Setup of oak:
==> flow/design.v (excerpt) <==
module rrc_filter #(
	parameter WIDTH = 9
)(
	input logic clk,
	input logic rst,
	input logic signed [WIDTH-1:0] filter_in,
	output logic signed [WIDTH-1:0] filter_out
);
Size in the first run: about 2,300 cells after synthesis, ~290 flip-flops, roughly 20 I/O pins, ~26,000 um^2 of cells after synthesis.
clock: 7.19 ns
lec_check: 0
abc_area: 1
cap_margin: 20
core_margin: 2
core_utilization: 72
cts_cluster_size: 15
setup_slack_margin: -0.71
slew_margin: 20
run.sh (not shown) runs the stock make flow with config.mk's settings and CLKGATE_MAP_FILE=.
Final checks on oak, whose flow otherwise completed, came back failing, citing setup timing.
## Diff of input files: pine against oak
diff --git a/flow/config.mk b/flow/config.mk
--- a/flow/config.mk
+++ b/flow/config.mk
@@ -8 +7,0 @@
-export ABC_AREA = 1
@@ -11,3 +10 @@
-export CORE_UTILIZATION = 72
-export CTS_CLUSTER_SIZE = 15
-export SETUP_SLACK_MARGIN = -0.71
+export CORE_UTILIZATION = 40
==> flow/constraint.sdc <==
create_clock -name core_clock -period 10.5 [get_ports {clk}]
set_input_delay 2.1000 -clock core_clock [delete_from_list [all_inputs] [get_ports {clk}]]
set_output_delay 2.1000 -clock core_clock [all_outputs]
set_load 0.01 [all_outputs]
Results
The final layout from pine, which completed every stage, passed the timing, DRC and antenna checks at the end of the flow.
Comparing oak and pine, the lower fraction of the cycle the final worst path needs was measured on pine.
Post-route minimum period, oak and pine: lower on oak
The final reports for pine and oak show quantity of gates resized following cts lower in the former.
Diff pine..oak | total congestion overflow after global routing | unchanged
oak → pine: total wire length after detailed routing now sits lower, instance count of the mapped netlist now sits lower, global-route wire length before repair decreased 24,000 um, total routing resource utilization after global routing decreased 24 points, sequential share of layout area increased 2.6 points.
pine vs oak: critical path depth down by more than 10%
Register-to-register slack was lower in oak than in pine.
Here is what was changed in the inputs of birch compared with pine.
==> flow/constraint.sdc <==
create_clock -name core_clock -period 10.2 [get_ports {clk}]
set_input_delay 2.0400 -clock core_clock [delete_from_list [all_inputs] [get_ports {clk}]]
set_output_delay 2.0400 -clock core_clock [all_outputs]
set_load 0.01 [all_outputs]
### Flow results
Between pine and birch, routed wire length increased. Final period demand of the worst path (higher): pine. Between pine and birch, the insertion delay to the later sink of the worst-skew pair does not differ in any meaningful way. Compared with pine, birch improves highest clock rate. Looking at worst path arrival time, birch sits 0.12 ns lower than pine does. birch has less setup slack than pine. Min initial antenna violation count across pine and birch: pine. | met1 global-route usage | birch vs pine | 0.28 points lower |. birch -> pine: flip-flop and latch count after synthesis delta 0, exact match.
## Diff of input files: maple against birch
diff --git a/flow/config.mk b/flow/config.mk
--- a/flow/config.mk
+++ b/flow/config.mk
@@ -7,0 +8 @@
+export ABC_AREA = 1
@@ -10 +11,2 @@
-export CORE_UTILIZATION = 40
+export CORE_UTILIZATION = 72
+export PLACE_DENSITY_LB_ADDON = 0.06
==> flow/constraint.sdc <==
create_clock -name core_clock -period 7.31 [get_ports {clk}]
set_input_delay 1.4620 -clock core_clock [delete_from_list [all_inputs] [get_ports {clk}]]
set_output_delay 1.4620 -clock core_clock [all_outputs]
set_load 0.01 [all_outputs]
==> results <==
Diff birch -> maple: sum of routed wire segments on met1 went up by 5.3%; sequential element share of the synthesized area decreased 0.30 points.
What the final checks of maple revealed, after a flow that finished every stage, was a layout that fails on setup timing.
Routed wire length (maple over birch): increase, 18,000 um
Diff birch and maple: synthesized cell count higher in maple
maple does worse than birch on first-iteration DRC count.
Worst path arrival time ends up higher on birch.
Between birch and maple, the combined global-route utilization of all metal layers is higher for maple.
